File: design/flow/design.v
`timescale 1ns / 1ps
module signed_mult(a , b , out);
    output [31:0] out;
    input signed [31:0] a;
    input signed [31:0] b;
    wire signed [63:0] mult_out;
    assign mult_out = a*b;
    assign out  = {mult_out[63] , mult_out[55:25]};
endmodule
`timescale 1ns / 1ps
module Lorenz(clk , rst , en , seed_x , seed_y , seed_z , x , y , z);
    wire signed [31:0] sigma = {7'b0001010 , 25'b0};  
    wire signed [31:0] beta = {7'b0000010 , 25'b1010101010101010101010101};  
    wire signed [31:0] rho = {7'b0011100 , 25'b0};  
    wire signed [31:0] scale = {7'b0000001 , 20'b10000000001010101010};
    wire signed [31:0] dt = {7'b0 , 20'b00000001000000000000};
    parameter signed [31:0] xo = {7'b1000001 , 25'b0};  
    parameter signed [31:0] yo = {7'b0 , 25'b0001100110011001100110011};  
    parameter signed [31:0] zo = {7'b0011001 , 25'b0};  
    input wire clk;
    input wire rst;
    input wire en;
    input wire signed [31:0] seed_x;
    input wire signed [31:0] seed_y;
    input wire signed [31:0] seed_z;
    output reg signed [31:0] x;
    output reg signed [31:0] y;
    output reg signed [31:0] z;
    reg signed [26:0] dx;
    reg signed [26:0] dy;
    reg signed [26:0] dz;
    wire signed [31:0] m1 , m2 , m3 , m4 , m5 , m6 , m7 , m8 , m9;
    signed_mult sm1 (.a(m1) , .b(sigma) , .out(m2));
    signed_mult sm2 (.a(m3) , .b(m4) , .out(m5));
    signed_mult sm3 (.a(m3) , .b(y) , .out(m6));
    signed_mult sm4 (.a(m7) , .b(beta) , .out(m8));
    assign m1 = (y - x) >>> 8;
    assign m3 = x >>> 8;
    assign m4 = rho - z;
    assign m7 = z >>> 8;
    assign m9 = (y >>> 8);
    always@(posedge clk)
    begin
        if (rst)
        begin
            x <= seed_x;
            y <= seed_y;
            z <= seed_z;
        end
        else if (en)
        begin
            x <= x + m2;
            y <= y + m5 - m9;
            z <= z + m6 - m8;
        end
    end
endmodule
`timescale 1ns / 1ps
module Slowclock(
    input clk,
    input rst,
    output slowclock,
    output slowclock_rise
    );
    reg [25:0] counter;
    reg clockout;
    always@(posedge clk)
    begin
        if (rst)
        begin
            counter <= 0;
            clockout <= 0;
        end
        else if( counter == 1)
        begin
            clockout <= !clockout;        
            counter <= 0;
        end
        else
            counter <= counter + 1;
    end
    assign slowclock = clockout;
    assign slowclock_rise = (counter == 1) && !clockout;
endmodule
`timescale 1ns / 1ps
module UART_Tx1
    #(parameter CLKS_PER_BIT = 435)
    (
        input clk,
        input rst,
        input Tx_s,
        input [7:0] Tx_Data,
        output Tx_Active,
        output reg Tx_serial_out,
        output Tx_Done
    );
    localparam TX_IDLE = 3'b000;
    localparam TX_START_BIT = 3'b001;
    localparam TX_DATA_SEND = 3'b010;
    localparam TX_STOP = 3'b011;
    localparam TX_CLEAN = 3'b100;
    reg [2:0] MAIN_STATE;
    reg [9:0] clk_count;
    reg [2:0] Bit_Index;
    reg [7:0] Send_Data;
    reg       Done;
    reg       Active;
    always@(posedge clk)
    begin
        if (rst)
        begin
            MAIN_STATE <= TX_IDLE;
            clk_count <= 0;
            Bit_Index <= 0;
            Send_Data <= 0;
            Done <= 1'b0;
            Active <= 1'b0;
            Tx_serial_out <= 1'b1;
        end
        else
        case(MAIN_STATE)
            TX_IDLE:
                begin
                    Tx_serial_out <= 1'b1;
                    Done <= 1'b0;
                    clk_count <= 1'b0;
                    Bit_Index <= 1'b0;
                    if(Tx_s == 1'b1)
                        begin
                            Active <= 1'b1;
                            Send_Data <= Tx_Data;
                            MAIN_STATE <= TX_START_BIT;
                        end
                     else
                        MAIN_STATE <= TX_IDLE;
                end
            TX_START_BIT:
                begin
                    Tx_serial_out <= 1'b0;
                    if(clk_count < CLKS_PER_BIT - 1)
                        begin
                            clk_count <= clk_count + 1;
                            MAIN_STATE <= TX_START_BIT;
                        end
                    else
                        begin    
                            clk_count <= 1'b0;
                            MAIN_STATE <= TX_DATA_SEND;
                        end
                end       
            TX_DATA_SEND:
                begin
                    Tx_serial_out <= Send_Data[Bit_Index];
                    if(clk_count < CLKS_PER_BIT - 1)
                        begin
                            clk_count <= clk_count + 1;
                            MAIN_STATE <= TX_DATA_SEND;
                        end
                    else
                        begin
                            clk_count <= 1'b0;
                            if(Bit_Index < 7)
                                begin
                                    Bit_Index <= Bit_Index + 1;
                                    MAIN_STATE <= TX_DATA_SEND;
                                end
                            else
                                begin
                                    Bit_Index <= 1'b0;
                                    MAIN_STATE <= TX_STOP;
                                end
                        end
                end
            TX_STOP:
                begin
                    Tx_serial_out <= 1'b1;
                    if(clk_count < CLKS_PER_BIT - 1)
                        begin
                            clk_count <= clk_count + 1;
                            MAIN_STATE <= TX_STOP;
                        end
                    else
                        begin
                            Done <= 1'b1;
                            clk_count <= 1'b0;
                            MAIN_STATE <= TX_CLEAN;
                            Active <= 1'b0;
                        end    
                end
            TX_CLEAN:
                begin
                    Done <= 1'b1;
                    MAIN_STATE <= TX_IDLE;
                end
            default:
                MAIN_STATE <= TX_IDLE;    
        endcase
    end
    assign Tx_Active = Active;
    assign Tx_Done = Done;
endmodule
`timescale 1ns / 1ps
module delta_sigma_dac(clk, rst, PWM_in, PWM_out);
input wire clk;
input wire rst;
input wire [15:0] PWM_in;
output reg PWM_out;
reg [16:0] PWM_accumulator;
wire [16:0] PWM_sum = PWM_accumulator + PWM_in;
always @(posedge clk) 
begin
     if (rst)
     begin
          PWM_accumulator <= 0;
          PWM_out <= 0;
     end
     else
     begin
          PWM_out <= PWM_sum[16];
          PWM_accumulator <= {1'b0, PWM_sum[15:0]};
     end
end 
endmodule
`timescale 1ns / 1ps
module Lorenz3D(
    clk,
    rst,
    seed_x,
    seed_y,
    seed_z,
    pinX,
    pinY,
    pinZ,
	serial_data,
    x,
    y,
    z
    );
	input wire clk;
    input wire rst;
    input wire [31:0] seed_x;
    input wire [31:0] seed_y;
    input wire [31:0] seed_z;
    output wire pinX;
    output wire pinY;
    output wire pinZ;
    output wire serial_data;
    output wire [31:0] x;
    output wire [31:0] y;
    output wire [31:0] z;
    reg [2:0] i;
    wire [7:0] inputdata;
    wire       done_bit;
    reg        start;
    wire       active;
    wire       out_serial;
    reg        triger;
    reg [3:0] count;
	wire signed [31:0] xm , ym , zm;
	wire signed [31:0] scale = {7'b0001001 , 25'b0000001111010111000010100};
	reg [31:0] key; 
	reg [2:0]  i_n;
	reg        start_n;
	reg        triger_n;
	reg [31:0] key_n;
	wire slowclock;
	wire slowclock_rise;
	Slowclock clock ( .clk(clk), .rst(rst), .slowclock(slowclock), .slowclock_rise(slowclock_rise));
    Lorenz  L1(
     .clk(clk),
     .rst(rst),
     .en(slowclock_rise),
     .seed_x(seed_x),
     .seed_y(seed_y),
     .seed_z(seed_z),
     .x(x),
     .y(y),
     .z(z)
    );
	UART_Tx1  #(435) U1 ( .clk(clk), .rst(rst), .Tx_s(start), .Tx_Data(inputdata), .Tx_Active(active),  .Tx_serial_out(out_serial), .Tx_Done(done_bit));
	always@(posedge clk)
    begin
        i_n = i;
        start_n = start;
        triger_n = triger;
        key_n = key;
        if(done_bit == 1'b1)
        begin
            i_n = i_n + 1;
        end
        if( i_n == 3'b000 && triger_n == 1'b1)
        begin
            key_n = x;            
            start_n = 1;
            triger_n = 0;
        end
        if(i_n == 3'b100)
        begin
            i_n = 0;
            triger_n = 1;
        end
        if (rst)
        begin
            i <= 0;
            start <= 0;
            triger <= 1;
        end
        else
        begin
            i <= i_n;
            start <= start_n;
            triger <= triger_n;
            key <= key_n;
        end
    end
	delta_sigma_dac d1 (.clk(clk), .rst(rst), .PWM_in(x[31:9]), .PWM_out(pinX));
    delta_sigma_dac d2 (.clk(clk), .rst(rst), .PWM_in(y[31:9]), .PWM_out(pinY));
	delta_sigma_dac d3 (.clk(clk), .rst(rst), .PWM_in(z[31:9]), .PWM_out(pinZ));
	signed_mult sm1 (.a(x) , .b(scale) , .out(xm));
	signed_mult sm2 (.a(y) , .b(scale) , .out(ym));
	signed_mult sm3 (.a(z) , .b(scale) , .out(zm));
	assign serial_data = out_serial;
    assign inputdata = key[((i + 1) * 8 - 1) -: 8];
endmodule
File: design/flow/run.sh
#!/bin/bash
# the make line also repeats each setting of config.mk as NAME=value (left out here)
make -C /OpenROAD-flow-scripts/flow DESIGN_CONFIG=/design/flow/config.mk WORK_HOME=/design/flow/orfs CLKGATE_MAP_FILE= finish
File: design/flow/config.mk
export PLATFORM = sky130hd
export DESIGN_NAME = Lorenz3D
export DESIGN_NICKNAME = Lorenz3D
export VERILOG_FILES = /design/flow/design.v
export SDC_FILE = /design/flow/constraint.sdc
export NUM_CORES = 4
export LEC_CHECK = 0
export CAP_MARGIN = 15
export CELL_PAD_IN_SITES_DETAIL_PLACEMENT = 1
export CORE_MARGIN = 4
export CORE_UTILIZATION = 35
export CTS_CLUSTER_DIAMETER = 318
export CTS_CLUSTER_SIZE = 51
export GPL_TIMING_DRIVEN = 0
export MIN_ROUTING_LAYER = met1
export PLACE_DENSITY = 0.9
export SLEW_MARGIN = 20
export TNS_END_PERCENT = 65
File: design/flow/constraint.sdc
create_clock -name core_clock -period 8.62 [get_ports {clk}]
set_input_delay 1.7240 -clock core_clock [delete_from_list [all_inputs] [get_ports {clk}]]
set_output_delay 1.7240 -clock core_clock [all_outputs]
set_load 0.01 [all_outputs]
==> notes.md, run 1 <==
Implementation numbers.

- The number of levels in the clock H-tree is 1.
- The half-perimeter wire length of the detailed placement result is 325,800 microns.
- Of the synthesized area, sequential elements account for under 10%.
- The first error in the log reads "[ERROR GRT-0116] Global routing finished with congestion. Check the congestion regions in the DRC Viewer".
- Of the post-synthesis cell area, the dominant cell type holds around 46%.
- The synthesis report names the predominant flop master as sky130_fd_sc_hd__edfxtp_1.
- The main area contributors are sky130_fd_sc_hd__fa_1, sky130_fd_sc_hd__ha_1, sky130_fd_sc_hd__inv_1, sky130_fd_sc_hd__nand2_1, sky130_fd_sc_hd__edfxtp_1.
- After detailed placement, the total cell area comes to about 84,000 sq um.
- Clock tree synthesis found a total of 239 sinks.
- The mux cell area share after synthesis is less than 1%.
- The library cell with the largest summed area after synthesis is sky130_fd_sc_hd__fa_1.
- The total routing usage reported by global routing is 65.71%.
- Per the run summary, the flow got no further than 5_1_grt.
- The buffer_ports step reported a buffer count of roughly 200.
- The number of nets handed over by synthesis was ~11,000.
- The horizontal extent of the die is around 480 microns.
- The core region is 219,500 sq um.
- After synthesis, the largest family of logic cells by area is adder cells.
- The synthesized design contains 128 enable-type register cells.
- The xor and xnor area share after synthesis is roughly 3.6%.
- In this run the vertical extent of the chip is around 480 microns.
- Each instance of the synthesized netlist takes up on average 9.248 sq um.
- The synthesized netlist occupies a cell area of around 77,000 sq um.
- The number of primary I/O pins is between 150 and 200.
- The number of buffers added by the clock tree synthesis step is 8.
- For this design, the CTS-stage hold fixing added 0 buffers.
- Post-synthesis, Yosys gives the total cell area as 77,210 sq um.
- Summing the areas of all fa, ha and maj instances in the mapped netlist gives roughly 58% of the synthesized area.
- After its last routability iteration, the placer logged a weighted congestion of 1.058.
- The initial core utilization is a little over a third.
- The full die area is between 200,000 and 250,000 sq um.
- Counting the warning lines in the Yosys log gives 8.
- The global-route congestion overflow total is 1,965.
- The number of different library cells used by synthesis comes to roughly 77.
- Yosys reported a register bit count of between 200 and 250.
- The number of cells reported by Yosys stat comes to 8,349.
- The most frequently used cell type in the post-synthesis netlist is sky130_fd_sc_hd__inv_1.
- The fraction of registers with async set/reset is 0%.
- The flow did not finish.
- The cell-mix breakdown from Yosys lists the simple-gate area share as 13.50%.
- Yosys reports that the most numerous cell types are sky130_fd_sc_hd__inv_1, sky130_fd_sc_hd__fa_1, sky130_fd_sc_hd__nand2_1.
- The number of core rows is around 170.
- The cell count after synthesis came out at approximately 8,300.
- The area fraction in compound gates is under 10%.
- In this run the clock root is driven by a sky130_fd_sc_hd__clkbuf_16.
- Per the CTS log, the buffer count on the longest clock path is 3.
[routing by layer]
layer	GRT overflow	global-route usage, %
met1	397	63.40
met2	729	73.69
met3	285	63.39
met4	522	60.84
met5	32	53.66
[stage by stage]
stage | setup TNS [ns] | utilization [%] | std cells | setup slack [ns]
3_3_place_gp | -687.30 | 37.98 | 11420 | -6.479
2_1_floorplan | -47.39 | - | 8349 | -2.482
3_5_place_dp | -302.84 | 38.13 | 11430 | -7.289
4_1_cts | -131.86 | 41.64 | 11810 | -3.850
[timing repair]
action | in CTS
buffers inserted | 362
endpoints found under the hold margin | 0
resized | 966
setup endpoints to repair | 76
pin swaps | 307
==> run 2: changes to the inputs <==
CAP_MARGIN = 20   (was 15)
CELL_PAD_IN_SITES_DETAIL_PLACEMENT = unset   (was 1)
CORE_MARGIN = 2   (was 4)
CORE_UTILIZATION = 13   (was 35)
CTS_CLUSTER_DIAMETER = unset   (was 318)
CTS_CLUSTER_SIZE = unset   (was 51)
GPL_TIMING_DRIVEN = unset   (was 0)
MIN_ROUTING_LAYER = unset   (was met1)
PLACE_DENSITY = unset   (was 0.9)
TNS_END_PERCENT = unset   (was 65)
clock period = 30.4 ns   (was 8.62 ns; I/O delays follow)
==> notes.md, run 2 <==
Flow results.

- Among cell families on the critical path, the largest total delay comes from adder cells.
- The startpoint of the lowest-slack register-to-register path is L1.z[0].
- Cells fill ~15% of the core in the end.
- The xor and xnor area share after synthesis is 3.560% (unchanged).
- The cell count of the worst reg-to-reg path is 50.
- The via count of the first global-routing pass is 62,590.
- The final hold violation count recorded for this run is 0.
- At the worst endpoint, the arrival time is approximately 15 ns.
- The worst slew slack as a fraction of its limit is between 20% and 30%.
- The number of antenna violations at the first check in global routing came to 22.
- The fraction of registers with async set/reset is 0% (unchanged).
- The post-synthesis cell count came to 8,349 (unchanged).
- The number of buffers added for setup after CTS was 0 (-100%).
- The detailed router's first-iteration violation count is 3,578.
- The number of levels in the clock H-tree is 2 (+1).
- The synthesized area per cell came to 9.248 sq um (unchanged).
- The global routing report lists combined usage of all routing layers as 8.533%.
- The layout stage reports a final design area of between 90,000 and 100,000 sq um.
- The per-cell via count in the routed design is around 3.5.
- After global routing the overflow that remains totals 0.
- The largest total area in the synthesized netlist belongs to sky130_fd_sc_hd__fa_1.
- In this run the clock root is driven by a sky130_fd_sc_hd__clkbuf_16.
- Entering global routing, the biggest net connects approximately 83 pins.
- The critical path start-end classification is reg -> reg.
- The number of maximum-capacitance constraint violations is 0.
- The origin of the worst setup path is L1.z[0].
- In the post-route report, total wirelength is listed as roughly 260,000 microns.
- Looking at the reg2reg group, the worst path ends at L1.y[30].
- Along the worst path, the maximum fanout reaches 24.
- The clock sink count is 239 (unchanged).
- The first global-routing pass estimated 391,600 microns of wire.
- The synthesis-stage register bit count is 239 (unchanged).
- For this design, the slowest cell found on the critical path is sky130_fd_sc_hd__a211oi_1.
- The instance area after placement is 89,050 sq um (+6.4%).
- The synthesis-to-finish area growth is 16.82%.
- The number of primary I/O pins was 198 (unchanged).
- The timing report shows the most common cell along the critical path to be sky130_fd_sc_hd__fa_1.
- In the synthesized netlist, the cells that appear most often are sky130_fd_sc_hd__inv_1, sky130_fd_sc_hd__fa_1, sky130_fd_sc_hd__nand2_1.
- The routed design shows a wire length per standard cell of approximately 16 microns.
- The worst-case clock skew is between 0.06 and 0.07 ns.
- The number of port buffers is 197 (+0.51%).
- The smallest clock period supported by the final layout is computed as ~14 ns.
- The final timing report lists a max-slew violation count of 0.
- The area fraction in compound gates is 5.976% (unchanged).
- The horizontal extent of the die came to 774.7 microns (+62%).
- The number of buffers on the longest clock path is 3 (unchanged).
- The layout net count is 10,990.
- The final setup violation count is 0.
- The worst setup path is captured at a flop.
- The registers of the reported paths see a clock transition of 0.06 ns.
- The critical path depth is 50.
- For this run, the slowest stage of the critical path takes between 0.7 and 0.8 ns.
- The overall via count from detail_route is 57,300.
- The full die area is 600,100 sq um (+160%).
- The type of origin of the critical path is a flop.
- The half-perimeter wire length of the detailed placement result is 202,800 microns (-38%).
- The slack of the worst reg-to-reg path is between 15 and 20 ns.
- The number of warnings reported in the yosys synthesis log is 8 (unchanged).
- The core region area is 592,700 sq um (+170%).
- Among the non-sequential cells, adder cells take the most area.
- The post-synthesis share of cell area spent on and, or, nand and nor gates came to 13.50% (unchanged).
- The area of the synthesized netlist per yosys stat is 77,210 sq um (unchanged).
- The net count of the mapped netlist is 10,940 (unchanged).
- The proportion of netlist area held by the largest area contributor is 46.02% (unchanged).
- The number of cells on the worst hold path is 2.
- The total number of warnings across the stage logs is 57.
- The number of standard cells reported by yosys is 8,349 (unchanged).
- Looking at hold timing, the worst path starts from U1.MAIN_STATE[1].
- The mux cell area share after synthesis is 0.3711% (unchanged).
- Based on the critical path, the design can be clocked at up to 70.22 MHz.
- The worst min-delay path category is reg -> reg.
- The weighted congestion reported at the end of routability-driven placement came to 0.8855 (-16%).
- The total negative setup slack is 0 ns.
- The number of core rows is 283 (+65%).
- The cell area after synthesis was 77,210 sq um (unchanged).
- The residual antenna-violating net count after detailed routing is 0.
- The first TritonRoute pass finished after 7 iterations.
- The register share after synthesis is 7.856% (unchanged).
- In the synthesized netlist the dominant register cell turns out to be sky130_fd_sc_hd__edfxtp_1.
- The number of design rule violations left after detail routing is 0.
- The main area contributors are sky130_fd_sc_hd__fa_1, sky130_fd_sc_hd__ha_1, sky130_fd_sc_hd__inv_1, sky130_fd_sc_hd__nand2_1, sky130_fd_sc_hd__edfxtp_1.
- Counting both buffers and inverters, the worst setup path holds a total of 6.
- The number of enable-type register cells in the synthesized netlist came to 128 (unchanged).
- The number of hold buffers added after cts is 0 (unchanged).
- Setup repair after global routing left no endpoint under its margin.
- The skew report gives the latency at the later pin of the worst-skew pair as approximately 0.66 ns.
- On the final layout, the worst hold slack is 0.4500 ns.
- Sorting the synthesis cell report by count puts at the top sky130_fd_sc_hd__inv_1.
- The run finished with no timing, DRC or antenna violations.
- The critical path data required time is between 30 and 40 ns.
- The initial core utilization was 13.03% (-22 points).
- The slew at the pin closest to its max-slew limit is approximately 1.1 ns.
- In the finished design, the share of the clock period the worst path needs comes to approximately 47%.
- The number of resized instances in the post-cts repair step is 0 (-100%).
- The area fraction in full adders, half adders and majority gates is 57.69% (unchanged).
- For hold timing, the worst endpoint is U1.MAIN_STATE[0].
- The TritonCTS clock tree is built.
- The count of cell types in the netlist was 77 (unchanged).
- The number of buffers added by the clock tree synthesis step is 35 (+27).
- The most critical setup path has its endpoint at L1.y[30].
- The y dimension of the die came to 774.7 microns (+62%).
==> run 2: cell type report <==
class / count / area, sq um
Clock buffer: 46 / 999.7
Tap cell: 7837 / 9806
Timing Repair Buffer: 333 / 2998
Sequential cell: 239 / 6066
Multi-Input combinational cell: 5839 / 62860
Inverter: 1950 / 7320
Antenna cell: 3 / 7.507
Fill cell: 66780 / 502500
Clock inverter: 17 / 142.6
==> run 2: layer usage <==
metal | wire (microns) | GRT usage (%)
met1 | 102000 | 10.52
met2 | 120700 | 14.34
met3 | 18610 | 1.586
met4 | 14230 | 4.038
met5 | 38 | 0.03161
==> run 2: stage by stage <==
stage | setup WS, ns | instances
after global routing | 15.28 | 16260
after floorplan | 18.16 | 8349
after detailed placement | 16.22 | 16200
after global placement | 16.29 | 16200
after CTS | 16.18 | 16260
final | 16.16 | 16260
==> run 3: changes to the inputs <==
CORE_UTILIZATION = 62   (was 13)
CTS_CLUSTER_SIZE = 98   (was unset)
clock period = 14.2 ns   (was 30.4 ns; I/O delays follow)
==> notes.md, run 3 <==
Flow results.

- Between the synthesized netlist and the finished layout, the area growth was recorded as 7.676%.
- The share of the clock period used by the worst path was 94.26% (+47 points).
- The worst min-delay path category is reg -> reg.
- The critical path start-end classification is reg -> reg.
- The number of standard cells reported by yosys came to 8,349 (unchanged).
- The proportion of netlist area held by the largest area contributor came to 46.02% (unchanged).
- The horizontal extent of the die is 356.9 microns (-54%).
- The worst hold path startpoint is U1.MAIN_STATE[1].
- The area fraction in compound gates is 5.976% (unchanged).
- The synthesized area per cell came to 9.248 sq um (unchanged).
- The total number of warnings across the stage logs is 59 (+3.5%).
- The cell area after synthesis is 77,210 sq um (unchanged).
- The per-cell via count in the routed design is 5.831 (+66%).
- The number of port buffers is 197 (unchanged).
- The initial core utilization is 62.45% (+49 points).
- The total routing usage reported by global routing came to 40.75% (+32 points).
- The global-route congestion overflow total is 0 (unchanged).
- The number of antenna violations at the first check in global routing is 22 (unchanged).
- The worst slew slack as a fraction of its limit is 16.27% (-8.0 points).
- The register share after synthesis came to 7.856% (unchanged).
- The endpoint type of the worst setup path is a flop.
- The tree is rooted in a sky130_fd_sc_hd__clkbuf_16.
- The half-perimeter wire length of the detailed placement result was 198,500 microns (-2.1%).
- The final count of hold timing violations came to 0 (unchanged).
- The slack of the worst reg-to-reg path was 0.81 ns (-15.34 ns).
- The number of warnings reported in the yosys synthesis log was 8 (unchanged).
- The weighted congestion reported at the end of routability-driven placement is 0.9816 (+11%).
- The worst hold slack after final layout was 0.4599 ns (+0.009926 ns).
- The count of cell types in the netlist is 77 (unchanged).
- The TritonCTS clock tree is built.
- The highest fanout seen on the critical path is 24 (unchanged).
- The total negative setup slack is 0 ns (unchanged).
- The worst min-delay path endpoint is U1.MAIN_STATE[0].
- The clock slew at the register clock pins of the worst setup and hold paths was 0.07 ns (about the same).
- The number of iterations in the first detailed-routing pass is 6 (-1).
- For reference, the top cells by count after synthesis are sky130_fd_sc_hd__inv_1, sky130_fd_sc_hd__fa_1, sky130_fd_sc_hd__nand2_1.
- The most frequently used cell type in the post-synthesis netlist is sky130_fd_sc_hd__inv_1.
- The area of the synthesized netlist per yosys stat is 77,210 sq um (unchanged).
- The critical path data required time is 14.53 ns (-16.20 ns).
- The residual antenna-violating net count after detailed routing is 0 (unchanged).
- The insertion delay of the later-clocked pin in the worst-skew pair came to 0.65 ns (about the same).
- The slowest stage of the critical path belongs to the cell sky130_fd_sc_hd__edfxtp_1.
- The slew at the pin closest to its max-slew limit was 1.256 ns (+0.1236 ns).
- The largest family of logic cells by area is adder cells.
- The wire length of the first global-routing pass was 382,500 microns (-2.3%).
- The maximum number of pins on one net before global-route repair is 84 (+1.2%).
- The final wirelength is 249,500 microns (-2.4%).
- The mux cell area share after synthesis is 0.3711% (unchanged).
- The most frequently used flop master after synthesis is sky130_fd_sc_hd__edfxtp_1.
- The achievable clock frequency is 74.71 MHz (+6.4%).
- The post-synthesis cell count was 8,349 (unchanged).
- Counting stages on the worst path, the most repeated cell is sky130_fd_sc_hd__fa_1.
- The via count of the first global-routing pass is 62,680 (+0.16%).
- The worst slack at placement is 0.1911 ns (-16.03 ns).
- The final count of pins violating max slew is 0 (unchanged).
- The final setup violation count is 0 (unchanged).
- The number of design rule violations left after detail routing is 0 (unchanged).
- The capturing instance or port of the critical path is L1.y[30].
- The overall via count from detail_route was 58,930 (+2.8%).
- Setup repair after global routing left no endpoint under its margin.
- Sorting the Yosys area breakdown by cell type puts at the top sky130_fd_sc_hd__fa_1.
- The family with the most delay on the worst path is adder cells.
- The critical path data arrival time is 13.71 ns (-0.86 ns).
- The number of core rows is 129 (-54%).
- The instance area after placement is 81,850 sq um (-8.1%).
- The critical path buffer and inverter count was 5 (-1).
- The xor and xnor area share after synthesis is 3.560% (unchanged).
- The cell count of the worst reg-to-reg path is 48 (-4.0%).
- The number of buffers on the longest clock path came to 3 (unchanged).
- The number of buffers added by the clock tree synthesis step is 35 (unchanged).
- The number of levels in the clock H-tree was 2 (unchanged).
- The worst-case clock skew came to 0.08728 ns (+0.02369 ns).
- The number of cells on the worst hold path is 2 (unchanged).
- The synthesis-stage register bit count is 239 (unchanged).
- The stage delay of the slowest cell on the critical path is 0.53 ns (-0.19 ns).
- The final worst slack is 0.8149 ns (-15.34 ns).
- The clock sink count is 239 (unchanged).
- The reg-to-reg critical path endpoint is L1.y[30].
- The number of maximum-capacitance constraint violations is 0 (unchanged).
- In this run the critical register-to-register path is launched from L1.z[0].
- The routed wirelength normalized by instance count is 24.69 microns (+57%).
- The critical path depth is 48 (-4.0%).
- The fraction of registers with async set/reset is 0% (unchanged).
- The core region area is 123,600 sq um (-79%).
- The number of enable-type register cells in the synthesized netlist is 128 (unchanged).
- STA classifies the critical path startpoint as a flop.
- The area fraction in full adders, half adders and majority gates was 57.69% (unchanged).
- The run finished with no timing, DRC or antenna violations.
- The y dimension of the die is 356.9 microns (-54%).
- The origin of the worst setup path is L1.z[0].
- The net count of the mapped netlist was 10,940 (unchanged).
- Sorting the synthesized cells by area gives the leading types as sky130_fd_sc_hd__fa_1, sky130_fd_sc_hd__ha_1, sky130_fd_sc_hd__inv_1, sky130_fd_sc_hd__nand2_1, sky130_fd_sc_hd__edfxtp_1.
- The minimum period implied by the final worst setup slack was 13.39 ns (-0.8558 ns).
- The final non-filler cell area is 83,140 sq um (-7.8%).
- The number of primary I/O pins came to 198 (unchanged).
- The layout net count came to 11,030 (+0.35%).
- The post-synthesis share of cell area spent on and, or, nand and nor gates came to 13.50% (unchanged).
- The detailed router's first-iteration violation count is 5,153 (+44%).
- The full die area is 127,400 sq um (-79%).
run 3: per-layer routing:
layer | up-vias | routed length (microns) | GRT usage [%]
met5 | - | 81 | 0
met3 | 694 | 28370 | 10.65
met2 | 2924 | 111500 | 63.56
met1 | 30090 | 94420 | 53.48
li1 | 25210 | - | -
met4 | 14 | 15190 | 19.35
run 3: through the flow:
stage | util, % | instances
6_report | 67.25 | 10110
5_1_grt | 67.24 | 10100
4_1_cts | 67.20 | 10100
3_5_place_dp | 66.20 | 10040
3_3_place_gp | 66.11 | 10030
2_1_floorplan | - | 8349
run 3: timing repair:
item                                    in CTS  in global routing
hold buffers                                 0                  0
gates resized                                0                  7
setup buffers                                0                  0
endpoints found under the setup margin       0                  8
run 3: layout make-up:
type / count / area (sq um)
multi-input combinational: 5839 / 63000
fill: 10330 / 40500
inverter: 1950 / 7320
sequential: 239 / 6066
timing repair buffer: 371 / 3468
tap: 1637 / 2048
clock buffer: 50 / 1023
clock inverter: 14 / 205.2
antenna: 6 / 15.01
==> run 4: changes to the inputs <==
CELL_PAD_IN_SITES_DETAIL_PLACEMENT = 1   (was unset)
CORE_ASPECT_RATIO = 1.22   (was unset)
CORE_UTILIZATION = 37   (was 62)
CTS_CLUSTER_DIAMETER = 393   (was unset)
CTS_CLUSTER_SIZE = unset   (was 98)
MAX_ROUTING_LAYER = met5   (was unset)
PLACE_DENSITY = 0.56   (was unset)
SETUP_SLACK_MARGIN = 2.3   (was unset)
TNS_END_PERCENT = 40   (was unset)
clock period = 13.5 ns   (was 14.2 ns; I/O delays follow)
==> notes.md, run 4 <==
Flow results.

- The flow ran to the end and the layout has no timing, DRC or antenna violations.
- The worst slack at placement is 0.4157 ns (+0.2246 ns).
- The global-route congestion overflow total is 0 (unchanged).
- The number of primary I/O pins is 198 (unchanged).
- The synthesis-to-finish area growth is 12.47%.
- The area of the synthesized netlist per yosys stat is 77,210 sq um (unchanged).
- The critical path data arrival time is 12.19 ns (-1.52 ns).
- The cell count after placement is 11,120 (+11%).
- The minimum period implied by the final worst setup slack came to 11.84 ns (-1.545 ns).
- The total number of warnings across the stage logs is 67 (+14%).
- The number of antenna violations at the first check in global routing came to 27 (+23%).
- The net count of the mapped netlist came to 10,940 (unchanged).
- The most used flip-flop cell after synthesis is sky130_fd_sc_hd__edfxtp_1.
- The per-cell via count in the routed design was 5.301 (-9.1%).
- The slew at the pin closest to its max-slew limit is 1.097 ns (-0.1589 ns).
- The y dimension of the die is 508.6 microns (+42%).
- The wire length of the first global-routing pass is 422,900 microns (+11%).
- The number of standard cells reported by yosys is 8,349 (unchanged).
- The number of buffers on the longest clock path is 3 (unchanged).
- The critical path depth is 45 (-6.3%).
- The number of enable-type register cells in the synthesized netlist was 128 (unchanged).
- The post-synthesis share of cell area spent on and, or, nand and nor gates is 13.50% (unchanged).
- The cell area after synthesis is 77,210 sq um (unchanged).
- The synthesized area per cell is 9.248 sq um (unchanged).
- The full die area was 212,400 sq um (+67%).
- The routed wirelength normalized by instance count is 24.61 microns (-0.33%).
- The count of cell types in the netlist is 77 (unchanged).
- The number of iterations in the first detailed-routing pass is 5 (-1).
- The number of port buffers is 197 (unchanged).
- The mux cell area share after synthesis is 0.3711% (unchanged).
- The final setup violation count came to 0 (unchanged).
- The capturing instance or port of the critical path is L1.y[31].
- The worst-case clock skew came to 0.04268 ns (-0.04460 ns).
- The synthesis run identifies the leading combinational cell family as adder cells.
- The dominant cell type by count on the critical path is sky130_fd_sc_hd__fa_1.
- The clock sink count came to 239 (unchanged).
- Among cell families on the critical path, the largest total delay comes from adder cells.
- The cell with the largest stage delay on the worst path is sky130_fd_sc_hd__or4_4.
- The area fraction in full adders, half adders and majority gates came to 57.69% (unchanged).
- The worst hold path startpoint is U1.MAIN_STATE[1].
- Note that the worst hold path type here is reg -> reg.
- The post-synthesis cell count is 8,349 (unchanged).
- The endpoint type of the worst setup path is a flop.
- sky130_fd_sc_hd__inv_1 is the most common cell in the netlist.
- The critical path buffer and inverter count is 8 (+3).
- The cell count of the worst reg-to-reg path came to 45 (-6.3%).
- The core region area is 207,900 sq um (+68%).
- The total negative setup slack is 0 ns (unchanged).
- The residual antenna-violating net count after detailed routing was 0 (unchanged).
- The worst slew slack as a fraction of its limit was 26.86% (+11 points).
- The register share after synthesis is 7.856% (unchanged).
- The number of hold buffers added after cts is 0 (unchanged).
- The xor and xnor area share after synthesis came to 3.560% (unchanged).
- The number of core rows was 185 (+43%).
- The synthesis report lists the most area-consuming cells as sky130_fd_sc_hd__fa_1, sky130_fd_sc_hd__ha_1, sky130_fd_sc_hd__inv_1, sky130_fd_sc_hd__nand2_1, sky130_fd_sc_hd__edfxtp_1.
- The number of warnings reported in the yosys synthesis log is 8 (unchanged).
- The highest fanout seen on the critical path is 3 (-88%).
- The critical path start-end classification is reg -> reg.
- The reg-to-reg critical path endpoint is L1.y[31].
- The layout net count is 11,180 (+1.3%).
- Looking at area per cell type in the netlist, the leader is sky130_fd_sc_hd__fa_1.
- The total routing usage reported by global routing is 26.46% (-14 points).
- The type of origin of the critical path is a flop.
- The fraction of registers with async set/reset was 0% (unchanged).
- Setup repair after global routing could not meet its margin everywhere.
- The number of cells on the worst hold path is 2 (unchanged).
- TritonCTS built the clock tree.
- The critical path data required time is 13.85 ns (-0.68 ns).
- The horizontal extent of the die is 417.6 microns (+17%).
- The maximum number of pins on one net before global-route repair was 141 (+68%).
- The proportion of netlist area held by the largest area contributor was 46.02% (unchanged).
- The number of design rule violations left after detail routing is 0 (unchanged).
- The number of levels in the clock H-tree was 1 (-1).
- The final wirelength is 278,800 microns (+12%).
- STA lists the startpoint of the worst register-to-register path as L1.z[8].
- The final count of hold timing violations is 0 (unchanged).
- The half-perimeter wire length of the detailed placement result is 226,600 microns (+14%).
- The final worst slack was 1.660 ns (+0.8447 ns).
- The clock slew at the register clock pins of the worst setup and hold paths is 0.08 ns (about the same).
- The worst min-delay path endpoint is U1.MAIN_STATE[0].
- After synthesis, the most frequently instantiated cells are sky130_fd_sc_hd__inv_1, sky130_fd_sc_hd__fa_1, sky130_fd_sc_hd__nand2_1.
- The achievable clock frequency was 84.46 MHz (+13%).
- In this run the worst setup path begins at L1.z[8].
- The detailed router's first-iteration violation count is 3,353 (-35%).
- The clock root buffer master is sky130_fd_sc_hd__clkbuf_16.
- The stage delay of the slowest cell on the critical path is 0.60 ns (+0.07 ns).
- The overall via count from detail_route is 60,050 (+1.9%).
- The insertion delay of the later-clocked pin in the worst-skew pair is 0.65 ns (about the same).
- The via count of the first global-routing pass was 69,940 (+12%).
- The share of the clock period used by the worst path was 87.71% (-6.6 points).
- The weighted congestion reported at the end of routability-driven placement was 0.9741 (-0.76%).
- The initial core utilization came to 37.15% (-25 points).
- The slack of the worst reg-to-reg path is 1.66 ns (+0.84 ns).
- The post-route non-filler standard cell count is 11,330 (+12%).
- The area fraction in compound gates was 5.976% (unchanged).
- The synthesis-stage register bit count is 239 (unchanged).
- The number of buffers added by the clock tree synthesis step is 28 (-20%).
- The final count of pins violating max slew was 0 (unchanged).
- The number of maximum-capacitance constraint violations is 0 (unchanged).
-- run 4: routing by layer --
| metal | track usage, % | vias to the layer above | part of all wire (%) |
|---|---|---|---|
| met5 | 0 | - | 0.042 |
| met4 | 15.70 | 18 | 7.5 |
| met3 | 4.919 | 803 | 6.9 |
| met2 | 47.31 | 2065 | 50 |
| met1 | 29.14 | 31700 | 35 |
| li1 | - | 25460 | - |
-- run 4: layout make-up --
| class | instances | area [sq um] |
|---|---|---|
| Fill cell | 23930 | 121000 |
| Multi-Input combinational cell | 5840 | 64220 |
| Inverter | 1950 | 7343 |
| Sequential cell | 239 | 6066 |
| Timing Repair Buffer | 524 | 4867 |
| Tap cell | 2711 | 3392 |
| Clock buffer | 35 | 779.5 |
| Clock inverter | 17 | 148.9 |
| Antenna cell | 12 | 30.03 |
-- run 4: stage by stage --
| stage | instance area (sq um) | hold slack (ns) | util, % |
|---|---|---|---|
| global placement | 83180 | 0.4262 | 40.02 |
| finish | 86840 | 0.4804 | 41.78 |
| CTS | 85720 | 0.4951 | 41.24 |
| detailed placement | 83190 | 0.4738 | 40.02 |
| floorplan | 77410 | 0.4181 | - |
| global route | 86820 | 0.5197 | 41.77 |
-- run 4: what timing repair did --
action / CTS / global route
setup buffers: 90 / 47
resized: 168 / 154
gates cloned: 3 / 5
pin swaps: 79 / 139
setup endpoints to repair: 42 / 36
==> run 5: changes to the inputs <==
CAP_MARGIN = 10   (was 20)
CELL_PAD_IN_SITES_DETAIL_PLACEMENT = unset   (was 1)
CORE_ASPECT_RATIO = 1.03   (was 1.22)
CORE_UTILIZATION = 40   (was 37)
CTS_CLUSTER_DIAMETER = 308   (was 393)
GPL_TIMING_DRIVEN = 1   (was unset)
MIN_ROUTING_LAYER = met1   (was unset)
PLACE_DENSITY = unset   (was 0.56)
PLACE_DENSITY_LB_ADDON = 0.09   (was unset)
SETUP_SLACK_MARGIN = -0.43   (was 2.3)
TNS_END_PERCENT = 90   (was 40)
clock period = 20.0 ns   (was 13.5 ns; I/O delays follow)
==> notes.md, run 5 <==
Flow results.

- The origin of the worst setup path is L1.z[0].
- The net count of the mapped netlist is 10,940 (unchanged).
- The final wirelength is 261,400 microns (-6.2%).
- The y dimension of the die is 449.9 microns (-12%).
- The worst-case clock skew came to 0.06425 ns (+0.02157 ns).
- Relative to the synthesized area, the layout overhead comes to 8.478%.
- The number of port buffers is 197 (unchanged).
- The maximum number of pins on one net before global-route repair was 82 (-42%).
- The worst min-delay path category is reg -> reg.
- The fraction of registers with async set/reset is 0% (unchanged).
- The core region area is 191,700 sq um (-7.8%).
- The area of the synthesized netlist per yosys stat was 77,210 sq um (unchanged).
- The critical path data required time is 20.30 ns (+6.45 ns).
- The cell with the largest stage delay on the worst path is sky130_fd_sc_hd__edfxtp_1.
- The critical path buffer and inverter count is 7 (-1).
- The critical path start-end classification is reg -> reg.
- The final count of pins violating max slew is 0 (unchanged).
- The number of buffers added for setup after CTS was 0 (-100%).
- STA classifies the critical path startpoint as a flop.
- The number of primary I/O pins was 198 (unchanged).
- The full die area is 196,600 sq um (-7.4%).
- The number of warnings reported in the yosys synthesis log is 8 (unchanged).
- The post-synthesis share of cell area spent on and, or, nand and nor gates is 13.50% (unchanged).
- The minimum period implied by the final worst setup slack is 13.85 ns (+2.009 ns).
- The endpoint of the worst hold path is reported as U1.MAIN_STATE[0].
- The family with the most delay on the worst path is adder cells.
- The initial core utilization is 40.28% (+3.1 points).
- The detailed router's first-iteration violation count is 3,366 (+0.39%).
- The total negative setup slack came to 0 ns (unchanged).
- The clock slew at the register clock pins of the worst setup and hold paths is 0.06 ns (-0.02 ns).
- The via count of the first global-routing pass is 62,760 (-10%).
- The horizontal extent of the die is 436.9 microns (+4.6%).
- The run finished with no timing, DRC or antenna violations.
- The number of cells on the worst hold path is 2 (unchanged).
- The number of resized instances in the post-cts repair step is 0 (-100%).
- According to the timing report, the critical path is captured at L1.y[30].
- The slew at the pin closest to its max-slew limit is 1.076 ns (-0.02069 ns).
- The cell count of the worst reg-to-reg path is 51 (+13%).
- The total met2 wirelength after detailed routing came to 132,000 microns (-5.7%).
- By area, the combinational part of the netlist is dominated by adder cells.
- The critical path data arrival time is 14.15 ns (+1.96 ns).
- The stage delay of the slowest cell on the critical path was 0.62 ns (+0.02 ns).
- The met3 layer wire length in the routed design is 13,190 microns (-32%).
- By count the netlist is led by sky130_fd_sc_hd__inv_1, sky130_fd_sc_hd__fa_1, sky130_fd_sc_hd__nand2_1.
- The achievable clock frequency was 72.20 MHz (-15%).
- The number of buffers on the longest clock path is 3 (unchanged).
- TritonCTS built the clock tree.
- The clock root buffer master is sky130_fd_sc_hd__clkbuf_16.
- The overall via count from detail_route is 56,580 (-5.8%).
- Sorting the Yosys area breakdown by cell type puts at the top sky130_fd_sc_hd__fa_1.
- The number of core rows is 163 (-12%).
- The count of cell types in the netlist is 77 (unchanged).
- The insertion delay of the later-clocked pin in the worst-skew pair is 0.65 ns (about the same).
- Per the timing report, the most critical flop-to-flop path finishes at L1.y[30].
- The wire length of the first global-routing pass is 399,900 microns (-5.4%).
- The proportion of netlist area held by the largest area contributor came to 46.02% (unchanged).
- The number of standard cells reported by yosys is 8,349 (unchanged).
- The final count of hold timing violations is 0 (unchanged).
- The clock sink count is 239 (unchanged).
- The area fraction in compound gates is 5.976% (unchanged).
- The worst register-to-register path begins at L1.z[0].
- Signal nets in the final route climb as high as met5.
- The xor and xnor area share after synthesis is 3.560% (unchanged).
- The cell area after synthesis is 77,210 sq um (unchanged).
- The total routing usage reported by global routing is 27.31% (+0.85 points).
- The global-route congestion overflow total was 0 (unchanged).
- The final setup violation count is 0 (unchanged).
- The number of antenna violations at the first check in global routing is 20 (-26%).
- The critical path depth was 51 (+13%).
- The slack of the worst reg-to-reg path came to 6.15 ns (+4.49 ns).
- The number of design rule violations left after detail routing is 0 (unchanged).
- The endpoint type of the worst setup path is a flop.
- The worst hold slack after final layout came to 0.4560 ns (-0.02436 ns).
- The worst hold path begins at U1.MAIN_STATE[1].
- The number of maximum-capacitance constraint violations is 0 (unchanged).
- The residual antenna-violating net count after detailed routing was 0 (unchanged).
- The number of buffers added by the clock tree synthesis step is 34 (+21%).
- The area fraction in full adders, half adders and majority gates is 57.69% (unchanged).
- The weighted congestion reported at the end of routability-driven placement is 0.9206 (-5.5%).
- The post-synthesis cell count was 8,349 (unchanged).
- The total number of warnings across the stage logs is 57 (-15%).
- Setup repair after global routing left no endpoint under its margin.
- The layout net count is 11,010 (-1.5%).
- The register share after synthesis is 7.856% (unchanged).
- The half-perimeter wire length of the detailed placement result is 206,100 microns (-9.0%).
- The main area contributors are sky130_fd_sc_hd__fa_1, sky130_fd_sc_hd__ha_1, sky130_fd_sc_hd__inv_1, sky130_fd_sc_hd__nand2_1, sky130_fd_sc_hd__edfxtp_1.
- The dominant cell type by count on the critical path is sky130_fd_sc_hd__fa_1.
- The number of fill cells is 19,060 (-20%).
- The worst slew slack as a fraction of its limit is 28.14% (+1.3 points).
- The highest fanout seen on the critical path came to 24 (+21).
- The share of the clock period used by the worst path was 69.25% (-18 points).
- The number of hold buffers added after cts is 0 (unchanged).
- The mux cell area share after synthesis is 0.3711% (unchanged).
- The synthesis stats list as the most numerous cell sky130_fd_sc_hd__inv_1.
- The number of levels in the clock H-tree is 2 (+1).
- The per-cell via count in the routed design was 5.142 (-3.0%).
- The routed wirelength normalized by instance count was 23.76 microns (-3.5%).
- The number of iterations in the first detailed-routing pass is 5 (unchanged).
- The synthesis-stage register bit count is 239 (unchanged).
- The synthesized area per cell is 9.248 sq um (unchanged).
- The length of routed wiring on met1 is 106,100 microns (+7.9%).
- The most frequently used flop master after synthesis is sky130_fd_sc_hd__edfxtp_1.
- The number of enable-type register cells in the synthesized netlist is 128 (unchanged).
- The fraction of the core area covered by cells at the end of the flow is 43.69% (+1.9 points).
[run 5: final cells by class]
class	instances	area [sq um]	area share [%]
clock buffers	40	883.3	1.055
multi-input cells	5839	62850	75.04
inverters	1950	7320	8.739
diodes	6	15.01	0.01793
well taps	2557	3199	3.820
repair buffers	349	3181	3.797
clock inverters	22	245.2	0.2928
flip-flops and latches	239	6066	7.242
[run 5: per-stage QoR]
step                      area (sq um)  setup slack (ns)  std cells
final                            83760             6.150      11000
after global routing             83750             5.295      11000
after CTS                        83750             6.173      11000
after detailed placement         82620             6.213      10930
after global placement           82620             6.321      10930
after floorplan                  77210             7.761       8349
[run 5: routing by layer]
metal | up-vias | GRT usage [%]
li1 | 25140 | -
met1 | 29640 | 34.74
met2 | 1463 | 48.18
met3 | 326 | 3.079
met4 | 6 | 8.982
met5 | - | 0
==> run 6: changes to the inputs <==
CAP_MARGIN = 20   (was 10)
CORE_ASPECT_RATIO = unset   (was 1.03)
CORE_UTILIZATION = 70   (was 40)
CTS_CLUSTER_DIAMETER = 29   (was 308)
CTS_CLUSTER_SIZE = 33   (was unset)
GPL_TIMING_DRIVEN = unset   (was 1)
MAX_ROUTING_LAYER = unset   (was met5)
MIN_ROUTING_LAYER = unset   (was met1)
PLACE_DENSITY_LB_ADDON = unset   (was 0.09)
SETUP_SLACK_MARGIN = unset   (was -0.43)
TNS_END_PERCENT = unset   (was 90)
clock period = 13.2 ns   (was 20.0 ns; I/O delays follow)
==> notes.md, run 6 <==
Flow results.

- The flow ran to the end and the layout has no timing, DRC or antenna violations.
- The cell count of the worst reg-to-reg path came to 42 (-18%).
- The synthesis-stage register bit count is 239 (unchanged).
- The number of primary I/O pins is 198 (unchanged).
- The critical path's slowest stage uses the library cell sky130_fd_sc_hd__nor4_1.
- The stage delay of the slowest cell on the critical path came to 0.79 ns (+0.17 ns).
- The worst hold path startpoint is U1.MAIN_STATE[1].
- The number of antenna violations at the first check in global routing came to 13 (-35%).
- The insertion delay of the later-clocked pin in the worst-skew pair is 0.66 ns (about the same).
- The number of enable-type register cells in the synthesized netlist is 128 (unchanged).
- The final count of hold timing violations was 0 (unchanged).
- The proportion of netlist area held by the largest area contributor is 46.02% (unchanged).
- The origin of the worst setup path is L1.z[16].
- By count the netlist is led by sky130_fd_sc_hd__inv_1, sky130_fd_sc_hd__fa_1, sky130_fd_sc_hd__nand2_1.
- STA classifies the critical path endpoint as a flop.
- The register share after synthesis is 7.856% (unchanged).
- The worst min-delay path endpoint is U1.MAIN_STATE[0].
- The cell area after synthesis is 77,210 sq um (unchanged).
- The number of buffers added by the clock tree synthesis step was 74 (+120%).
- The critical path data arrival time is 13.05 ns (-1.10 ns).
- The area fraction in compound gates is 5.976% (unchanged).
- The worst slew slack as a fraction of its limit came to 20.41% (-7.7 points).
- The slew at the pin closest to its max-slew limit was 1.194 ns (+0.1174 ns).
- The critical path data required time came to 13.57 ns (-6.73 ns).
- The net count of the mapped netlist is 10,940 (unchanged).
- The TritonCTS clock tree is built.
- Setup repair after global routing could not meet its margin everywhere.
- The clock slew at the register clock pins of the worst setup and hold paths is 0.04 ns (-0.02 ns).
- The number of design rule violations left after detail routing is 0 (unchanged).
- The initial core utilization is 70.74% (+30 points).
- The overall via count from detail_route came to 59,890 (+5.9%).
- The residual antenna-violating net count after detailed routing is 0 (unchanged).
- Per STA, the library cell used most along the worst path is sky130_fd_sc_hd__fa_1.
- The mux cell area share after synthesis is 0.3711% (unchanged).
- The synthesized area per cell is 9.248 sq um (unchanged).
- The count of cell types in the netlist was 77 (unchanged).
- In the post-synthesis netlist, the cell with the most instances is sky130_fd_sc_hd__inv_1.
- The family with the most delay on the worst path is adder cells.
- The critical path is of the reg -> reg type.
- The global-route congestion overflow total is 0 (unchanged).
- The worst-case clock skew was 0.04421 ns (-0.02004 ns).
- The number of hold buffers added after cts is 0 (unchanged).
- The final setup violation count is 0 (unchanged).
- The number of maximum-capacitance constraint violations was 0 (unchanged).
- Ranked by total cell area, the synthesized netlist is headed by sky130_fd_sc_hd__fa_1, sky130_fd_sc_hd__ha_1, sky130_fd_sc_hd__inv_1, sky130_fd_sc_hd__nand2_1, sky130_fd_sc_hd__edfxtp_1.
- The fraction of registers with async set/reset came to 0% (unchanged).
- The number of port buffers is 197 (unchanged).
- The area of the synthesized netlist per yosys stat was 77,210 sq um (unchanged).
- The final wirelength was 241,100 microns (-7.8%).
- The achievable clock frequency is 78.88 MHz (+9.2%).
- In this run the critical register-to-register path is captured at L1.y[31].
- The area fraction in full adders, half adders and majority gates came to 57.69% (unchanged).
- The capturing instance or port of the critical path is L1.y[31].
- The worst setup path is launched from a flop.
- The final count of pins violating max slew is 0 (unchanged).
- The number of standard cells reported by yosys is 8,349 (unchanged).
- The y dimension of the die is 336.1 microns (-25%).
- The synthesized design spends more area on one cell type than any other, namely sky130_fd_sc_hd__fa_1.
- The post-route non-filler standard cell count was 10,030 (-8.8%).
- The weighted congestion reported at the end of routability-driven placement is 1.014 (+10%).
- The number of cells on the worst hold path is 2 (unchanged).
- The highest fanout seen on the critical path was 13 (-46%).
- The wire length of the first global-routing pass was 372,500 microns (-6.9%).
- The via count of the first global-routing pass is 64,450 (+2.7%).
- The min-delay analysis places its worst path in the category reg -> reg.
- The per-cell via count in the routed design is 5.971 (+16%).
- The total routing usage reported by global routing was 44.65% (+17 points).
- The detailed router's first-iteration violation count is 5,505 (+64%).
- The cell count after placement is 9,886 (-9.6%).
- The full die area was 113,000 sq um (-43%).
- The core region area came to 109,200 sq um (-43%).
- The minimum period implied by the final worst setup slack is 12.68 ns (-1.172 ns).
- The post-synthesis share of cell area spent on and, or, nand and nor gates is 13.50% (unchanged).
- For the worst reg-to-reg path, the startpoint reported by OpenROAD is L1.z[16].
- The maximum number of pins on one net before global-route repair was 108 (+32%).
- The critical path depth was 42 (-18%).
- The number of levels in the clock H-tree is 3 (+1).
- The cell sitting at the root of the clock tree is a sky130_fd_sc_hd__clkbuf_16.
- Looking at the cell usage after synthesis, the top flip-flop cell is sky130_fd_sc_hd__edfxtp_1.
- The number of iterations in the first detailed-routing pass is 8 (+3).
- The synthesis run identifies the leading combinational cell family as adder cells.
- The clock sink count is 239 (unchanged).
- The total number of warnings across the stage logs is 63 (+11%).
- The number of core rows is 121 (-26%).
- The post-synthesis cell count is 8,349 (unchanged).
- The xor and xnor area share after synthesis was 3.560% (unchanged).
- The share of the clock period used by the worst path is 96.05% (+27 points).
- The layout net count is 11,080 (+0.68%).
- The slack of the worst reg-to-reg path is 0.52 ns (-5.63 ns).
- The routed wirelength normalized by instance count is 24.04 microns (+1.2%).
- The number of buffers on the longest clock path is 3 (unchanged).
- The fraction of the core area covered by cells at the end of the flow was 77.41% (+34 points).
- The synthesis-to-finish area growth is 9.428%.
- The half-perimeter wire length of the detailed placement result is 190,800 microns (-7.4%).
- The horizontal extent of the die is 336.1 microns (-23%).
- The number of warnings reported in the yosys synthesis log is 8 (unchanged).
- The critical path buffer and inverter count is 4 (-3).
-- run 6: layer usage --
| layer | vias up | track usage (%) | part of all wire, % |
|---|---|---|---|
| met5 | - | 0.7660 | 0.077 |
| met4 | 12 | 26.23 | 7.4 |
| met3 | 983 | 15.16 | 13 |
| met2 | 3507 | 68.09 | 44 |
| met1 | 30050 | 55.54 | 35 |
| li1 | 25340 | - | - |
-- run 6: layout make-up --
cell class | instances | area (sq um)
Antenna cell | 6 | 15.01
Fill cell | 7697 | 24660
Multi-Input combinational cell | 5839 | 62980
Inverter | 1950 | 7320
Sequential cell | 239 | 6066
Clock buffer | 96 | 2067
Tap cell | 1476 | 1847
Clock inverter | 41 | 664.4
Timing Repair Buffer | 384 | 3533
-- run 6: what timing repair did --
item                       4_1_cts  5_1_grt
buffers inserted                 0        1
setup endpoints to repair        0       11
resized                          0       17
-- run 6: metrics by stage --
step	setup TNS (ns)	hold slack [ns]	area, sq um	setup slack, ns
after CTS	0	0.4768	84370	0.05898
after detailed placement	0	0.4505	81630	0.05314
after global routing	-0.1273	0.4922	84480	-0.07525
after floorplan	0	0.4181	77210	0.9606
final	0	0.4731	84490	0.5218
after global placement	0	0.4312	81630	0.2969
==> run 7: changes to the inputs <==
CORE_UTILIZATION = 55   (was 70)
CTS_CLUSTER_DIAMETER = unset   (was 29)
CTS_CLUSTER_SIZE = unset   (was 33)
SETUP_SLACK_MARGIN = 2.7   (was unset)
clock period = 11.6 ns   (was 13.2 ns; I/O delays follow)
==> notes.md, run 7 <==
Flow results.

- The xor and xnor area share after synthesis is 3.560% (unchanged).
- The horizontal extent of the die is 378.7 microns (+13%).
- The number of maximum-capacitance constraint violations is 0 (unchanged).
- The cell count of the worst reg-to-reg path is 48 (+14%).
- The final worst slack is 0.2989 ns (-0.2230 ns).
- The number of standard cells reported by yosys is 8,349 (unchanged).
- The number of levels in the clock H-tree is 2 (-1).
- The register share after synthesis is 7.856% (unchanged).
- The global-route congestion overflow total is 0 (unchanged).
- The number of hold buffers added after cts is 0 (unchanged).
- The fraction of registers with async set/reset came to 0% (unchanged).
- The worst slew slack as a fraction of its limit was 24.39% (+4.0 points).
- The cell type that accounts for the most area after synthesis is sky130_fd_sc_hd__fa_1.
- The worst slack at placement came to -0.1435 ns (-0.1967 ns).
- The dominant cell type by count on the critical path is sky130_fd_sc_hd__fa_1.
- The number of port buffers is 197 (unchanged).
- The count of cell types in the netlist is 77 (unchanged).
- The number of design rule violations left after detail routing is 0 (unchanged).
- The critical path depth is 48 (+14%).
- The main area contributors are sky130_fd_sc_hd__fa_1, sky130_fd_sc_hd__ha_1, sky130_fd_sc_hd__inv_1, sky130_fd_sc_hd__nand2_1, sky130_fd_sc_hd__edfxtp_1.
- The clock slew at the register clock pins of the worst setup and hold paths was 0.07 ns (+0.03 ns).
- The layout net count is 11,470 (+3.5%).
- The reg-to-reg critical path endpoint is L1.y[31].
- The post-synthesis share of cell area spent on and, or, nand and nor gates is 13.50% (unchanged).
- The root buffer cell chosen for the clock tree is sky130_fd_sc_hd__clkbuf_16.
- The minimum period implied by the final worst setup slack was 11.30 ns (-1.377 ns).
- The routed wirelength normalized by instance count is 24.67 microns (+2.6%).
- The residual antenna-violating net count after detailed routing is 0 (unchanged).
- The slew at the pin closest to its max-slew limit is 1.133 ns (-0.06129 ns).
- The critical path buffer and inverter count is 8 (+4).
- The proportion of netlist area held by the largest area contributor is 46.02% (unchanged).
- The most frequently used flop master after synthesis is sky130_fd_sc_hd__edfxtp_1.
- The type of origin of the critical path is a flop.
- The number of warnings reported in the yosys synthesis log is 8 (unchanged).
- The final count of pins violating max slew is 0 (unchanged).
- The critical path data required time came to 11.95 ns (-1.62 ns).
- The mux cell area share after synthesis was 0.3711% (unchanged).
- The worst hold slack after final layout is 0.4280 ns (-0.04508 ns).
- The number of buffers added by the clock tree synthesis step came to 34 (-54%).
- The wire length of the first global-routing pass is 391,300 microns (+5.0%).
- The timing report shows that the slowest cell on the worst path is sky130_fd_sc_hd__fa_1.
- The number of primary I/O pins was 198 (unchanged).
- The number of cells on the worst hold path is 2 (unchanged).
- The half-perimeter wire length of the detailed placement result was 206,300 microns (+8.1%).
- The via count of the first global-routing pass is 62,670 (-2.8%).
- The synthesis-to-finish area growth is 16.72%.
- The most frequently used cell type in the post-synthesis netlist is sky130_fd_sc_hd__inv_1.
- The initial core utilization is 55.41% (-15 points).
- Setup repair after global routing could not meet its margin everywhere.
- The synthesis-stage register bit count is 239 (unchanged).
- The number of iterations in the first detailed-routing pass is 6 (-2).
- The final wirelength came to 266,200 microns (+10%).
- The largest family of logic cells by area is adder cells.
- The detailed router's first-iteration violation count is 4,637 (-16%).
- The maximum number of pins on one net before global-route repair is 87 (-19%).
- The number of buffers on the longest clock path is 3 (unchanged).
- The critical path data arrival time is 11.66 ns (-1.39 ns).
- Per the hold report, the tightest min-delay path originates at U1.MAIN_STATE[1].
- The weighted congestion reported at the end of routability-driven placement came to 1.009 (-0.45%).
- The launch point of the critical path was reported as L1.z[1].
- The overall via count from detail_route came to 60,220 (+0.55%).
- The clock sink count came to 239 (unchanged).
- The area fraction in full adders, half adders and majority gates is 57.69% (unchanged).
- The stage delay of the slowest cell on the critical path was 0.60 ns (-0.19 ns).
- The core region area came to 139,400 sq um (+28%).
- The run finished with no timing, DRC or antenna violations.
- In this run the worst setup path terminates at L1.y[31].
- The final setup violation count is 0 (unchanged).
- The synthesized area per cell is 9.248 sq um (unchanged).
- The worst-case clock skew was 0.04024 ns (-0.003966 ns).
- The endpoint type of the worst setup path is a flop.
- The highest fanout seen on the critical path is 4 (-9).
- The y dimension of the die is 378.7 microns (+13%).
- The share of the clock period used by the worst path is 97.42% (+1.4 points).
- The area of the synthesized netlist per yosys stat was 77,210 sq um (unchanged).
- The achievable clock frequency is 88.49 MHz (+12%).
- The area fraction in compound gates is 5.976% (unchanged).
- The post-synthesis cell count is 8,349 (unchanged).
- The startpoint of the lowest-slack register-to-register path is L1.z[1].
- The net count of the mapped netlist is 10,940 (unchanged).
- The number of core rows came to 137 (+13%).
- The cell family contributing the most delay on the critical path is adder cells.
- The worst min-delay path endpoint is U1.MAIN_STATE[0].
- The number of enable-type register cells in the synthesized netlist is 128 (unchanged).
- For reference, the top cells by count after synthesis are sky130_fd_sc_hd__inv_1, sky130_fd_sc_hd__fa_1, sky130_fd_sc_hd__nand2_1.
- The worst min-delay path category is reg -> reg.
- The number of antenna violations at the first check in global routing was 26 (+13).
- The final count of hold timing violations came to 0 (unchanged).
- The slack of the worst reg-to-reg path is 0.30 ns (-0.22 ns).
- The TritonCTS clock tree is built.
- The per-cell via count in the routed design is 5.582 (-6.5%).
- The insertion delay of the later-clocked pin in the worst-skew pair is 0.61 ns (-0.05 ns).
- The cell area after synthesis is 77,210 sq um (unchanged).
- The total number of warnings across the stage logs came to 60 (-4.8%).
- The critical path start-end classification is reg -> reg.
- The total routing usage reported by global routing is 37.26% (-7.4 points).
- The full die area is 143,400 sq um (+27%).
run 7: cell type report:
type | instances | area (sq um)
fill | 11780 | 49230
multi-input combinational | 5839 | 65100
clock buffer | 44 | 982.2
inverter | 1950 | 7408
tap | 1876 | 2347
clock inverter | 18 | 224.0
timing repair buffer | 811 | 7965
antenna | 12 | 30.03
sequential | 239 | 6066
run 7: per-layer routing:
layer | share of wire, % | track usage [%] | vias to the layer above
li1 | - | - | 26110
met1 | 38 | 48.47 | 30820
met2 | 44 | 57.59 | 2586
met3 | 12 | 11.65 | 691
met4 | 5.8 | 15.86 | 22
met5 | 0.059 | 0 | -
run 7: metrics by stage:
| step | instance area [sq um] | TNS [ns] | cells | utilization [%] |
|---|---|---|---|---|
| CTS | 87560 | 0 | 10660 | 62.83 |
| detailed placement | 84030 | -0.3287 | 10460 | 60.30 |
| global placement | 83990 | -0.03635 | 10460 | 60.27 |
| finish | 90130 | 0 | 10790 | 64.67 |
| global route | 90100 | -0.4281 | 10780 | 64.65 |
| floorplan | 77790 | 0 | 8349 | - |
run 7: repair_timing:
action | in CTS | in global routing
buffers inserted | 132 | 103
cloned | 7 | 11
resized | 215 | 335
pin swaps | 98 | 164
setup endpoints to repair | 64 | 68
